==> job 9474: inputs <==
==> flow/design.v <==
`timescale 1ns / 1ps
module signed_mult(a , b , out);
    output [31:0] out;
    input signed [31:0] a;
    input signed [31:0] b;
    wire signed [63:0] mult_out;
    assign mult_out = a*b;
    assign out  = {mult_out[63] , mult_out[55:25]};
endmodule
`timescale 1ns / 1ps
module Lorenz(clk , rst , en , seed_x , seed_y , seed_z , x , y , z);
    wire signed [31:0] sigma = {7'b0001010 , 25'b0};  
    wire signed [31:0] beta = {7'b0000010 , 25'b1010101010101010101010101};  
    wire signed [31:0] rho = {7'b0011100 , 25'b0};  
    wire signed [31:0] scale = {7'b0000001 , 20'b10000000001010101010};
    wire signed [31:0] dt = {7'b0 , 20'b00000001000000000000};
    parameter signed [31:0] xo = {7'b1000001 , 25'b0};  
    parameter signed [31:0] yo = {7'b0 , 25'b0001100110011001100110011};  
    parameter signed [31:0] zo = {7'b0011001 , 25'b0};  
    input wire clk;
    input wire rst;
    input wire en;
    input wire signed [31:0] seed_x;
    input wire signed [31:0] seed_y;
    input wire signed [31:0] seed_z;
    output reg signed [31:0] x;
    output reg signed [31:0] y;
    output reg signed [31:0] z;
    reg signed [26:0] dx;
    reg signed [26:0] dy;
    reg signed [26:0] dz;
    wire signed [31:0] m1 , m2 , m3 , m4 , m5 , m6 , m7 , m8 , m9;
    signed_mult sm1 (.a(m1) , .b(sigma) , .out(m2));
    signed_mult sm2 (.a(m3) , .b(m4) , .out(m5));
    signed_mult sm3 (.a(m3) , .b(y) , .out(m6));
    signed_mult sm4 (.a(m7) , .b(beta) , .out(m8));
    assign m1 = (y - x) >>> 8;
    assign m3 = x >>> 8;
    assign m4 = rho - z;
    assign m7 = z >>> 8;
    assign m9 = (y >>> 8);
    always@(posedge clk)
    begin
        if (rst)
        begin
            x <= seed_x;
            y <= seed_y;
            z <= seed_z;
        end
        else if (en)
        begin
            x <= x + m2;
            y <= y + m5 - m9;
            z <= z + m6 - m8;
        end
    end
endmodule
`timescale 1ns / 1ps
module Slowclock(
    input clk,
    input rst,
    output slowclock,
    output slowclock_rise
    );
    reg [25:0] counter;
    reg clockout;
    always@(posedge clk)
    begin
        if (rst)
        begin
            counter <= 0;
            clockout <= 0;
        end
        else if( counter == 1)
        begin
            clockout <= !clockout;        
            counter <= 0;
        end
        else
            counter <= counter + 1;
    end
    assign slowclock = clockout;
    assign slowclock_rise = (counter == 1) && !clockout;
endmodule
`timescale 1ns / 1ps
module UART_Tx1
    #(parameter CLKS_PER_BIT = 435)
    (
        input clk,
        input rst,
        input Tx_s,
        input [7:0] Tx_Data,
        output Tx_Active,
        output reg Tx_serial_out,
        output Tx_Done
    );
    localparam TX_IDLE = 3'b000;
    localparam TX_START_BIT = 3'b001;
    localparam TX_DATA_SEND = 3'b010;
    localparam TX_STOP = 3'b011;
    localparam TX_CLEAN = 3'b100;
    reg [2:0] MAIN_STATE;
    reg [9:0] clk_count;
    reg [2:0] Bit_Index;
    reg [7:0] Send_Data;
    reg       Done;
    reg       Active;
    always@(posedge clk)
    begin
        if (rst)
        begin
            MAIN_STATE <= TX_IDLE;
            clk_count <= 0;
            Bit_Index <= 0;
            Send_Data <= 0;
            Done <= 1'b0;
            Active <= 1'b0;
            Tx_serial_out <= 1'b1;
        end
        else
        case(MAIN_STATE)
            TX_IDLE:
                begin
                    Tx_serial_out <= 1'b1;
                    Done <= 1'b0;
                    clk_count <= 1'b0;
                    Bit_Index <= 1'b0;
                    if(Tx_s == 1'b1)
                        begin
                            Active <= 1'b1;
                            Send_Data <= Tx_Data;
                            MAIN_STATE <= TX_START_BIT;
                        end
                     else
                        MAIN_STATE <= TX_IDLE;
                end
            TX_START_BIT:
                begin
                    Tx_serial_out <= 1'b0;
                    if(clk_count < CLKS_PER_BIT - 1)
                        begin
                            clk_count <= clk_count + 1;
                            MAIN_STATE <= TX_START_BIT;
                        end
                    else
                        begin    
                            clk_count <= 1'b0;
                            MAIN_STATE <= TX_DATA_SEND;
                        end
                end       
            TX_DATA_SEND:
                begin
                    Tx_serial_out <= Send_Data[Bit_Index];
                    if(clk_count < CLKS_PER_BIT - 1)
                        begin
                            clk_count <= clk_count + 1;
                            MAIN_STATE <= TX_DATA_SEND;
                        end
                    else
                        begin
                            clk_count <= 1'b0;
                            if(Bit_Index < 7)
                                begin
                                    Bit_Index <= Bit_Index + 1;
                                    MAIN_STATE <= TX_DATA_SEND;
                                end
                            else
                                begin
                                    Bit_Index <= 1'b0;
                                    MAIN_STATE <= TX_STOP;
                                end
                        end
                end
            TX_STOP:
                begin
                    Tx_serial_out <= 1'b1;
                    if(clk_count < CLKS_PER_BIT - 1)
                        begin
                            clk_count <= clk_count + 1;
                            MAIN_STATE <= TX_STOP;
                        end
                    else
                        begin
                            Done <= 1'b1;
                            clk_count <= 1'b0;
                            MAIN_STATE <= TX_CLEAN;
                            Active <= 1'b0;
                        end    
                end
            TX_CLEAN:
                begin
                    Done <= 1'b1;
                    MAIN_STATE <= TX_IDLE;
                end
            default:
                MAIN_STATE <= TX_IDLE;    
        endcase
    end
    assign Tx_Active = Active;
    assign Tx_Done = Done;
endmodule
`timescale 1ns / 1ps
module delta_sigma_dac(clk, rst, PWM_in, PWM_out);
input wire clk;
input wire rst;
input wire [15:0] PWM_in;
output reg PWM_out;
reg [16:0] PWM_accumulator;
wire [16:0] PWM_sum = PWM_accumulator + PWM_in;
always @(posedge clk) 
begin
     if (rst)
     begin
          PWM_accumulator <= 0;
          PWM_out <= 0;
     end
     else
     begin
          PWM_out <= PWM_sum[16];
          PWM_accumulator <= {1'b0, PWM_sum[15:0]};
     end
end 
endmodule
`timescale 1ns / 1ps
module Lorenz3D(
    clk,
    rst,
    seed_x,
    seed_y,
    seed_z,
    pinX,
    pinY,
    pinZ,
	serial_data,
    x,
    y,
    z
    );
	input wire clk;
    input wire rst;
    input wire [31:0] seed_x;
    input wire [31:0] seed_y;
    input wire [31:0] seed_z;
    output wire pinX;
    output wire pinY;
    output wire pinZ;
    output wire serial_data;
    output wire [31:0] x;
    output wire [31:0] y;
    output wire [31:0] z;
    reg [2:0] i;
    wire [7:0] inputdata;
    wire       done_bit;
    reg        start;
    wire       active;
    wire       out_serial;
    reg        triger;
    reg [3:0] count;
	wire signed [31:0] xm , ym , zm;
	wire signed [31:0] scale = {7'b0001001 , 25'b0000001111010111000010100};
	reg [31:0] key; 
	reg [2:0]  i_n;
	reg        start_n;
	reg        triger_n;
	reg [31:0] key_n;
	wire slowclock;
	wire slowclock_rise;
	Slowclock clock ( .clk(clk), .rst(rst), .slowclock(slowclock), .slowclock_rise(slowclock_rise));
    Lorenz  L1(
     .clk(clk),
     .rst(rst),
     .en(slowclock_rise),
     .seed_x(seed_x),
     .seed_y(seed_y),
     .seed_z(seed_z),
     .x(x),
     .y(y),
     .z(z)
    );
	UART_Tx1  #(435) U1 ( .clk(clk), .rst(rst), .Tx_s(start), .Tx_Data(inputdata), .Tx_Active(active),  .Tx_serial_out(out_serial), .Tx_Done(done_bit));
	always@(posedge clk)
    begin
        i_n = i;
        start_n = start;
        triger_n = triger;
        key_n = key;
        if(done_bit == 1'b1)
        begin
            i_n = i_n + 1;
        end
        if( i_n == 3'b000 && triger_n == 1'b1)
        begin
            key_n = x;            
            start_n = 1;
            triger_n = 0;
        end
        if(i_n == 3'b100)
        begin
            i_n = 0;
            triger_n = 1;
        end
        if (rst)
        begin
            i <= 0;
            start <= 0;
            triger <= 1;
        end
        else
        begin
            i <= i_n;
            start <= start_n;
            triger <= triger_n;
            key <= key_n;
        end
    end
	delta_sigma_dac d1 (.clk(clk), .rst(rst), .PWM_in(x[31:9]), .PWM_out(pinX));
    delta_sigma_dac d2 (.clk(clk), .rst(rst), .PWM_in(y[31:9]), .PWM_out(pinY));
	delta_sigma_dac d3 (.clk(clk), .rst(rst), .PWM_in(z[31:9]), .PWM_out(pinZ));
	signed_mult sm1 (.a(x) , .b(scale) , .out(xm));
	signed_mult sm2 (.a(y) , .b(scale) , .out(ym));
	signed_mult sm3 (.a(z) , .b(scale) , .out(zm));
	assign serial_data = out_serial;
    assign inputdata = key[((i + 1) * 8 - 1) -: 8];
endmodule
==> flow/run.sh <==
#!/bin/bash
# the make line also repeats each setting of config.mk as NAME=value (left out here)
make -C /OpenROAD-flow-scripts/flow DESIGN_CONFIG=/design/flow/config.mk WORK_HOME=/design/flow/orfs CLKGATE_MAP_FILE= finish
==> flow/config.mk <==
export PLATFORM = sky130hd
export DESIGN_NAME = Lorenz3D
export DESIGN_NICKNAME = Lorenz3D
export VERILOG_FILES = /design/flow/design.v
export SDC_FILE = /design/flow/constraint.sdc
export NUM_CORES = 4
export LEC_CHECK = 0
export CAP_MARGIN = 20
export CORE_MARGIN = 2
export CORE_UTILIZATION = 72
export CTS_CLUSTER_SIZE = 90
export MAX_ROUTING_LAYER = met4
export PLACE_DENSITY_LB_ADDON = 0.02
export SETUP_SLACK_MARGIN = 3.3
export SLEW_MARGIN = 20
export TNS_END_PERCENT = 40
==> flow/constraint.sdc <==
create_clock -name core_clock -period 11.3 [get_ports {clk}]
set_input_delay 2.2600 -clock core_clock [delete_from_list [all_inputs] [get_ports {clk}]]
set_output_delay 2.2600 -clock core_clock [all_outputs]
set_load 0.01 [all_outputs]
==> job 4996: changes against job 9474 <==
Settings changed: ABC_AREA set to 0, CAP_MARGIN 20 to 0, CORE_UTILIZATION 72 to 42, CTS_CLUSTER_SIZE 90 to not set, GPL_ROUTABILITY_DRIVEN set to 1, GPL_TIMING_DRIVEN set to 0, MAX_ROUTING_LAYER met4 to not set, PLACE_DENSITY_LB_ADDON 0.02 to 0.23, SETUP_SLACK_MARGIN 3.3 to not set.
==> flow/constraint.sdc (replaced) <==
create_clock -name core_clock -period 8.61 [get_ports {clk}]
set_input_delay 1.7220 -clock core_clock [delete_from_list [all_inputs] [get_ports {clk}]]
set_output_delay 1.7220 -clock core_clock [all_outputs]
set_load 0.01 [all_outputs]
==> job 6835: changes against job 9474 <==
Settings changed: CORE_UTILIZATION 72 to 71, CTS_CLUSTER_SIZE 90 to 14, PLACE_DENSITY_LB_ADDON 0.02 to not set, SETUP_SLACK_MARGIN 3.3 to 1.27, TNS_END_PERCENT 40 to not set.
==> flow/constraint.sdc (replaced) <==
create_clock -name core_clock -period 10.9 [get_ports {clk}]
set_input_delay 2.1800 -clock core_clock [delete_from_list [all_inputs] [get_ports {clk}]]
set_output_delay 2.1800 -clock core_clock [all_outputs]
set_load 0.01 [all_outputs]
==> job 1360: changes against job 9474 <==
Settings changed: CORE_UTILIZATION 72 to 57, CTS_CLUSTER_SIZE 90 to not set, MAX_ROUTING_LAYER met4 to not set, PLACE_DENSITY_LB_ADDON 0.02 to not set, SETUP_SLACK_MARGIN 3.3 to 3.75, TNS_END_PERCENT 40 to not set.
==> flow/constraint.sdc (replaced) <==
create_clock -name core_clock -period 14.0 [get_ports {clk}]
set_input_delay 2.8000 -clock core_clock [delete_from_list [all_inputs] [get_ports {clk}]]
set_output_delay 2.8000 -clock core_clock [all_outputs]
set_load 0.01 [all_outputs]
==> notes <==
In sequential cell count, job 1360 and job 4996 do not differ.
Via count: job 1360 < job 4996 < job 9474 < job 6835.
Of job 6835 and job 1360, job 6835 has the higher critical path depth (gap 2).
The highest wire length belongs to job 4996, the lowest to job 9474.
Job 4996 finished with negative setup slack left. Job 1360 passed the timing, DRC and antenna checks. Job 6835 completed and failed the layout checks on max-capacitance violations, max-slew violations, negative setup slack. Job 9474 finished but failed the layout checks on negative setup slack.
The highest core utilization belongs to job 6835, the lowest to job 4996.
Of job 1360 and job 4996, job 1360 has the higher setup slack (gap 6.1 ns).
The highest sequential share of layout area belongs to job 1360, the lowest to job 6835.
